## gca_dlnv
module gca_dlnv(
    input [31:0]    coord0,
    input [31:0]    coord1,
    input           ld,
    input           step,
    input           CLK,
    output          FC,
    output [20:0]   ADDR
);
For scale: about 1700 cells after synthesis.
export LEC_CHECK = 0
export ABC_AREA = 1
export CAP_MARGIN = 20
export CORE_MARGIN = 2
export CORE_UTILIZATION = 72
export CTS_CLUSTER_DIAMETER = 94
export CTS_CLUSTER_SIZE = 100
export PLACE_DENSITY = 0.42
export SLEW_MARGIN = 20
export TNS_END_PERCENT = 5
create_clock -name core_clock -period 2.75 [get_ports {CLK}]
run.sh (not shown) runs the stock make flow with config.mk's settings and CLKGATE_MAP_FILE=.
The first run died in 5_1_grt.
Change:
ABC_AREA = not set   (was 1)
CAP_MARGIN = 5   (was 20)
CTS_CLUSTER_DIAMETER = not set   (was 94)
CTS_CLUSTER_SIZE = 99   (was 100)
PLACE_DENSITY = not set   (was 0.42)
TNS_END_PERCENT = not set   (was 5)
clock period = 4.06 ns   (was 2.75 ns; I/O delays follow)
What happened: Now the flow completed without violations; synthesized area came out lower by about 7%; die size came out lower by 6.7%; synthesized cell count came out lower by about 25%.
Change:
CAP_MARGIN = 20   (was 5)
CORE_UTILIZATION = 40   (was 72)
CTS_CLUSTER_SIZE = not set   (was 99)
clock period = 4.56 ns   (was 4.06 ns; I/O delays follow)
Effect:
- global-route usage is lower by 16 points
- design area hardly moves
- die area is higher by 77%
- synthesized area stays the same
- core utilization is lower by 37 points
Change:
clock period = 5.0 ns   (was 4.56 ns; I/O delays follow)
Outcome: Critical path depth does not change; setup slack improved by 0.22 ns; routed wire length falls by 0.44%.

* * *

The RTL this note starts from:
==> flow/design.v <==
module gca_dlnv(
    input [31:0]    coord0,
    input [31:0]    coord1,
    input           ld,
    input           step,
    input           CLK,
    output          FC,
    output [20:0]   ADDR
);
    reg         [15:0] x0;
    reg         [15:0] y0;
    wire        [15:0] x1;
    wire        [15:0] y1;
    reg  signed [15:0] dx, dy;
    reg  signed [15:0] sx, sy;
    reg  signed [15:0] error;
    wire signed [15:0] e2;
    assign x1 = {5'b0, coord1[10:0]};
    assign y1 = {6'b0, coord1[20:11]};
    assign e2 = error <<< 1;
    assign ADDR = {y0[9:0], x0[10:0]};
    assign FC = !ld && (x0 == x1 && y0 == y1 || e2 >= dy && x0 == x1 || e2 <= dx && y0 == y1);
    always @(posedge CLK) begin
        if(ld) begin
            x0 <= {5'b0, coord0[10:0]};
            y0 <= {6'b0, coord0[20:11]};
            sx <= (x0 > x1) ? -16'd1 : 16'd1;
            sy <= (y0 > y1) ? -16'd1 : 16'd1;
            dx <= (x0 < x1) ? (x1 - x0) : (x0 - x1);
            dy <= (y1 < y0) ? (y1 - y0) : (y0 - y1);
            error <= dx + dy;
        end
        if(step && !ld) begin
            if(e2 >= dy) x0 <= x0 + sx;
            if(e2 <= dx) y0 <= y0 + sy;
            if(e2 >= dy && e2 <= dx)
                error <= error + dx + dy;
            else if(e2 >= dy)
                error <= error + dy;
            else if(e2 <= dx)
                error <= error + dx;
        end
    end
endmodule
Settings: LEC_CHECK=0, ABC_AREA=0, CAP_MARGIN=40, CORE_MARGIN=2, CORE_UTILIZATION=72, CTS_CLUSTER_DIAMETER=222, CTS_CLUSTER_SIZE=90, GPL_ROUTABILITY_DRIVEN=0, GPL_TIMING_DRIVEN=1, MIN_ROUTING_LAYER=met1, PLACE_DENSITY_LB_ADDON=0.04, SLEW_MARGIN=30, TNS_END_PERCENT=50; clock period 3.73 ns.
The first run finished but failed the layout checks on setup timing.
Edit:
- ABC_AREA: 0 -> default
- CAP_MARGIN: 40 -> 20
- CORE_UTILIZATION: 72 -> 51
- CTS_CLUSTER_DIAMETER: 222 -> default
- CTS_CLUSTER_SIZE: 90 -> default
- GPL_ROUTABILITY_DRIVEN: 0 -> default
- GPL_TIMING_DRIVEN: 1 -> default
- MIN_ROUTING_LAYER: met1 -> default
- PLACE_DENSITY_LB_ADDON: 0.04 -> default
- SLEW_MARGIN: 30 -> 20
- TNS_END_PERCENT: 50 -> default
- clock period: 3.73 -> 4.06 ns (I/O delays scaled with it)
What happened: With this change the flow passed the timing, design-rule and antenna checks. Routed wire length went down by about 4.4%. Cell count came out higher by 3.6%. Die area rises by 40%. Core utilization decreases by 27 points. Maximum frequency hardly moves. Worst setup slack gains 0.32 ns. Design area decreases by 1.8%. Sequential cell count is unchanged. Global-route usage drops by 12 points. First-iteration DRC count shrinks by 60%.

* * *

Starts from the design.v that is shown in full above.
Settings: LEC_CHECK=0, CAP_MARGIN=25, CORE_ASPECT_RATIO=0.5, CORE_MARGIN=2, CORE_UTILIZATION=30, CTS_CLUSTER_DIAMETER=100, CTS_CLUSTER_SIZE=15, PLACE_DENSITY_LB_ADDON=0.12, SLEW_MARGIN=20, TNS_END_PERCENT=5; clock period 5.0 ns.
Edit:
CAP_MARGIN = 20   (was 25)
CORE_ASPECT_RATIO = not set   (was 0.5)
CORE_UTILIZATION = 11   (was 30)
CTS_CLUSTER_DIAMETER = not set   (was 100)
CTS_CLUSTER_SIZE = not set   (was 15)
PLACE_DENSITY_LB_ADDON = not set   (was 0.12)
TNS_END_PERCENT = not set   (was 5)
clock period = 5.19 ns   (was 5.0 ns; I/O delays follow)
Outcome:
- area after synthesis is unchanged
- cell area is higher by 8.6%
- register-to-register slack gets better by 0.12 ns
- sequential cell count does not change
- worst setup slack improves by 0.21 ns
Edit:
CORE_UTILIZATION = 66   (was 11)
SETUP_SLACK_MARGIN = 1.0   (was not set)
clock period = 3.9 ns   (was 5.19 ns; I/O delays follow)
Effect: Now the flow completed, yet does not pass: negative setup slack; area after synthesis stays the same; cell area grows by about 8%; worst hold slack improved by 0.017 ns; routed wire length grows by about 36%.
Edit:
CORE_UTILIZATION = 40   (was 66)
SETUP_SLACK_MARGIN = not set   (was 1.0)
SLEW_MARGIN = 10   (was 20)
TNS_END_PERCENT = 40   (was not set)
clock period = 5.0 ns   (was 3.9 ns; I/O delays follow)
=>
- The new run finished clean
- worst setup slack improves by 0.84 ns
- clock skew climbs by 0.0035 ns
- via count decreases by 20%
- sequential cell count is unchanged
- wire length went down by 29%
- non-clock buffer count falls by 139
- clock-buffer cell count increases by 3
- final area drops by 16%

* * *

build 24:
RTL: the design.v shown in full above, as it stands there.
Settings: LEC_CHECK=0, CAP_MARGIN=35, CORE_MARGIN=2, CORE_UTILIZATION=72, CTS_CLUSTER_DIAMETER=41, HOLD_SLACK_MARGIN=-0.1, PLACE_DENSITY=0.91, SLEW_MARGIN=20, TNS_END_PERCENT=40; clock period 3.7 ns.
Build 24 finished all stages; however, its layout fails the closing checks, the failures being negative setup slack.
Edits applied to the flow inputs when going from build 24 to build 89:
Settings: CTS_CLUSTER_DIAMETER: 41 -> unset; HOLD_SLACK_MARGIN: -0.1 -> unset; TNS_END_PERCENT: 40 -> unset; PLACE_DENSITY: 0.91 -> unset; CAP_MARGIN: 35 -> 20; CORE_UTILIZATION: 72 -> 39; the clock period (ns, I/O delays scaled along): 3.7 -> 4.56.
- Every run in build 89 and build 24 closed cleanly, with the single exception of build 24.
- Build 24 finished all stages; however, its layout fails the closing checks, the failures being negative setup slack.
- Build 89 and build 24 ended up with nearly the same combined flip-flop and latch cell area.
- Via count of build 89 falls short of that of build 24 by more than 10%.
- Layout overhead on the synthesized area was lower in build 89 than in build 24.
- The first-pass GRT wire length of build 89 was superior to that of build 24.
- The number of buffers other than clock buffers in the final layout reported for build 89 is smaller than that of build 24 by 66.
- Looking at chip area, build 89 sits 81% above build 24.
- Build 89 improves on build 24 in final design instance area without fill.
- Post-synthesis sequential area ratio across build 89 and build 24: no real change.
> inputs changed (build 89 -> build 34)
Settings: setting CTS_CLUSTER_DIAMETER to 94 for the first time; changing CORE_UTILIZATION from 39 to 60; setting ABC_AREA to 1 for the first time; changing the clock period (ns, I/O delays scaled along) from 4.56 to 2.75.
Notes after the runs:
Status build 34: flow complete, layout not clean - negative setup slack. Summary of build 34 over build 89: diode insertion count for antenna repair closely matched the old numbers. Against build 89 as the reference, build 34 delivers a lower setup slack. Taking build 89 as the reference, in build 34 sequential share of cell area decreased 3.8 points; met2 usage rose by 33 points; overall die area saw a decrease.
[inputs] build 8 vs build 34
Settings: ABC_AREA: 1 -> unset; TNS_END_PERCENT: unset -> 40; CTS_CLUSTER_DIAMETER: 94 -> 41; HOLD_SLACK_MARGIN: unset -> -0.1; CORE_UTILIZATION: 60 -> 72; the clock period (ns, I/O delays scaled along): 2.75 -> 3.78.
==> comparison <==
- Status build 8: flow complete, layout not clean - negative setup slack
- Compare build 34 and build 8 | post-synthesis cell count lower: build 8
- Diff build 34 -> build 8: area growth from synthesis to layout saw a decrease, non-clock buffer instance count of the final layout down 168, sequential share of layout area went up by 3.3 points.
- Compared to build 34, build 8 has core utilization 2.8 points higher.
- Build 8 vs build 34 on smallest setup slack after layout: build 8 is the higher one.
- Build 34 → build 8: non-filler instance count after layout went down; global-route usage went up 0.45 points.
- Comparing the two runs side by side, build 8 comes out ahead of build 34 on cell area after technology mapping.
- First element of the critical path = dx[4]: build 34; first element of the critical path = dx[1]: build 8
> inputs changed (build 8 -> build 21)
Settings: removing TNS_END_PERCENT (formerly 40); removing HOLD_SLACK_MARGIN (formerly -0.1); changing CORE_UTILIZATION from 72 to 58; removing CTS_CLUSTER_DIAMETER (formerly 41); changing the clock period (ns, I/O delays scaled along) from 3.78 to 2.53.
[summary]
- Build 21 terminated abnormally: global routing reported GRT-0232.
- Compared with build 8, in build 21 total cell area at the placement stage saw an increase, placed instance count saw an increase.
- Higher number of rows in the core area among build 21 and build 8: build 21
- In terms of post-synth tally of flip-flops with integrated enable, build 8 and build 21 differ only marginally.
- Synthesis area per yosys of build 21 is on par with build 8.
- Horizontal die dimension, build 21 vs build 8: up by more than 10%
- Relative to build 8, overall chip area has gone up in build 21.
- | register bit count reported by yosys | build 8 vs build 21 | ≈ equal |

* * *

RTL: the design.v shown in full above, as it stands there.
export LEC_CHECK = 0
export ABC_AREA = 0
export CAP_MARGIN = 10
export CORE_MARGIN = 2
export CORE_UTILIZATION = 68
export CTS_CLUSTER_DIAMETER = 363
export CTS_CLUSTER_SIZE = 47
export GPL_ROUTABILITY_DRIVEN = 0
export GPL_TIMING_DRIVEN = 1
export MIN_ROUTING_LAYER = met1
export PLACE_DENSITY_LB_ADDON = 0.18
export SETUP_SLACK_MARGIN = 1.02
export SLEW_MARGIN = 30
export TNS_END_PERCENT = 50
create_clock -name core_clock -period 3.99 [get_ports {CLK}]
The starting point ran to the end with violations: setup timing.
Change:
ABC_AREA = 1   (was 0)
CORE_UTILIZATION = 57   (was 68)
CTS_CLUSTER_DIAMETER = 206   (was 363)
CTS_CLUSTER_SIZE = 100   (was 47)
SETUP_SLACK_MARGIN = unset   (was 1.02)
TNS_END_PERCENT = 40   (was 50)
clock period = 4.19 ns   (was 3.99 ns; I/O delays follow)
- This time the run produced a clean layout
- die size rises by a quarter to a third
- worst setup slack gains 0.69 ns
- wire length decreases by a quarter to a third
- final area fell by a few percent
- clock skew stays flat
- cell count came out higher by a quarter to a third
- core utilization falls by 24 points
- critical path depth went down by 6
Change:
ABC_AREA = 0   (was 1)
CORE_UTILIZATION = 65   (was 57)
CTS_CLUSTER_DIAMETER = 363   (was 206)
CTS_CLUSTER_SIZE = 47   (was 100)
TNS_END_PERCENT = 50   (was 40)
Result:
- The new run finished clean
- synthesized area fell by 6.9%
- sequential share of layout area increases by 0.80 points
- die size is lower by 18%
- worst setup slack degrades by 0.27 ns
- final area fell by 4.7%
- via count falls by 15%
- wire length is lower by 14%
- clock skew hardly moves
- count of clock-buffer cells in the layout decreases by 1
Change:
CAP_MARGIN = 5   (was 10)
CORE_UTILIZATION = 70   (was 65)
HOLD_SLACK_MARGIN = -0.1   (was unset)
=> Synthesized cell count does not change; die size decreases by about 7%; via count rises by 1.4%; register-to-register slack gets worse by 0.07 ns; flip-flop count stays the same; area after synthesis stays the same; sequential share of layout area is higher by 0.11 points; worst setup slack is worse by 0.081 ns; wire length is about the same.
Change:
CAP_MARGIN = 10   (was 5)
CORE_UTILIZATION = 69   (was 70)
CTS_CLUSTER_DIAMETER = 337   (was 363)
CTS_CLUSTER_SIZE = 16   (was 47)
HOLD_SLACK_MARGIN = unset   (was -0.1)
PLACE_DENSITY = 0.41   (was unset)
PLACE_DENSITY_LB_ADDON = unset   (was 0.18)
TNS_END_PERCENT = 5   (was 50)
The changed run finished clean.
Synthesized cell count does not change.
Wire length goes down by 0.98%.
Clock-buffer cell count goes up by 3.
First-iteration DRC count goes up by 6.4%.
Final cell count goes up by 0.33%.
Synthesized area does not change.
Setup slack gets better by 0.12 ns.
Sequential share of layout area barely changes.
Change:
ABC_AREA = 1   (was 0)
CTS_CLUSTER_DIAMETER = 50   (was 337)
PLACE_DENSITY = 0.35   (was 0.41)
Clock skew climbs by 0.0041 ns.
Cell area is higher by 4.9%.
Final cell count grows by 29%.
Die area came out higher by 7.2%.

* * *

## run 1
// gca_dlnv: RTL as listed in full above, without the edits since
Settings: LEC_CHECK=0, CAP_MARGIN=35, CORE_MARGIN=2, CORE_UTILIZATION=72, CTS_CLUSTER_DIAMETER=238, HOLD_SLACK_MARGIN=-0.1, PLACE_DENSITY=0.91, SLEW_MARGIN=20, TNS_END_PERCENT=40; clock period 3.7 ns.
Run 1 finished all stages; however, its layout fails the closing checks, the failures being setup timing.
Input changes introduced in run 2 (baseline for comparison: run 1):
# run 1
export LEC_CHECK = 0
export CAP_MARGIN = 35
export CORE_MARGIN = 2
export CORE_UTILIZATION = 72
export CTS_CLUSTER_DIAMETER = 238
export HOLD_SLACK_MARGIN = -0.1
export PLACE_DENSITY = 0.91
export SLEW_MARGIN = 20
export TNS_END_PERCENT = 40
create_clock -name core_clock -period 3.7 [get_ports {CLK}]
# run 2
export LEC_CHECK = 0
export CAP_MARGIN = 20
export CORE_MARGIN = 2
export CORE_UTILIZATION = 50
export SETUP_SLACK_MARGIN = 0.73
export SLEW_MARGIN = 20
create_clock -name core_clock -period 2.53 [get_ports {CLK}]
Results
- Changes observed in run 2 relative to run 1: worst path setup slack after routing saw a decrease; overall via count from detail_route up 988; total count of max-transition violations in the final report ~0 delta; routed length on met2 rose by about 25%.
- Worst-case headroom to the max-slew limit: lower on run 1
- Setup fix buffers added after clock tree synthesis | run 2 above run 1
- Changes observed in run 2 relative to run 1: synthesized flop and latch total essentially unchanged.
- Looking only at sequential cell area, and setting everything else aside, the higher value of run 1 and run 2 goes to run 2.
- Status run 2: flow complete, layout not clean - setup timing
- Die boundary height for run 2: 24 um up relative to run 1
- Diff run 1..run 2 | critical path depth | negligible
Relative to run 2, the following input files were edited for run 3:
# run 2
export LEC_CHECK = 0
export CAP_MARGIN = 20
export CORE_MARGIN = 2
export CORE_UTILIZATION = 50
export SETUP_SLACK_MARGIN = 0.73
export SLEW_MARGIN = 20
create_clock -name core_clock -period 2.53 [get_ports {CLK}]
# run 3
export LEC_CHECK = 0
export CAP_MARGIN = 30
export CORE_MARGIN = 2
export CORE_UTILIZATION = 72
export CTS_CLUSTER_DIAMETER = 358
export PLACE_DENSITY = 0.67
export SLEW_MARGIN = 20
create_clock -name core_clock -period 3.78 [get_ports {CLK}]
## What came out
- Each of run 2 and run 3 falls short of a clean finish.
- No crash in run 3: every stage finished, but the layout fails its final checks due to setup timing.
- Diff run 2 -> run 3 | post-route core utilization | increase of 4.5 points
- Run 3 -> run 2: maximum frequency flat
- Run 3 vs. run 2: clock-pin transition on the worst setup and hold timing paths flat, worst hold slack lower, wire length after detailed routing went down.
--- input diff run 3..run 4 ---
# run 3
export LEC_CHECK = 0
export CAP_MARGIN = 30
export CORE_MARGIN = 2
export CORE_UTILIZATION = 72
export CTS_CLUSTER_DIAMETER = 358
export PLACE_DENSITY = 0.67
export SLEW_MARGIN = 20
create_clock -name core_clock -period 3.78 [get_ports {CLK}]
# run 4
export LEC_CHECK = 0
export CAP_MARGIN = 30
export CORE_MARGIN = 2
export CORE_UTILIZATION = 72
export CTS_CLUSTER_DIAMETER = 32
export CTS_CLUSTER_SIZE = 80
export PLACE_DENSITY_LB_ADDON = 0.04
export SETUP_SLACK_MARGIN = 0.53
export SLEW_MARGIN = 20
create_clock -name core_clock -period 4.13 [get_ports {CLK}]
No stage failed in run 4, and the final checks on the layout all came back clean. Compared with run 3, in run 4 total length of routed met3 wires down about 11%; relative area of non-clock buffer cells in the final design down 1.4 points; non-clock buffer count down 24. Run 4 ended with more quantity of gates resized following cts than run 3. Against run 3, run 4 reports a via count that is lower.
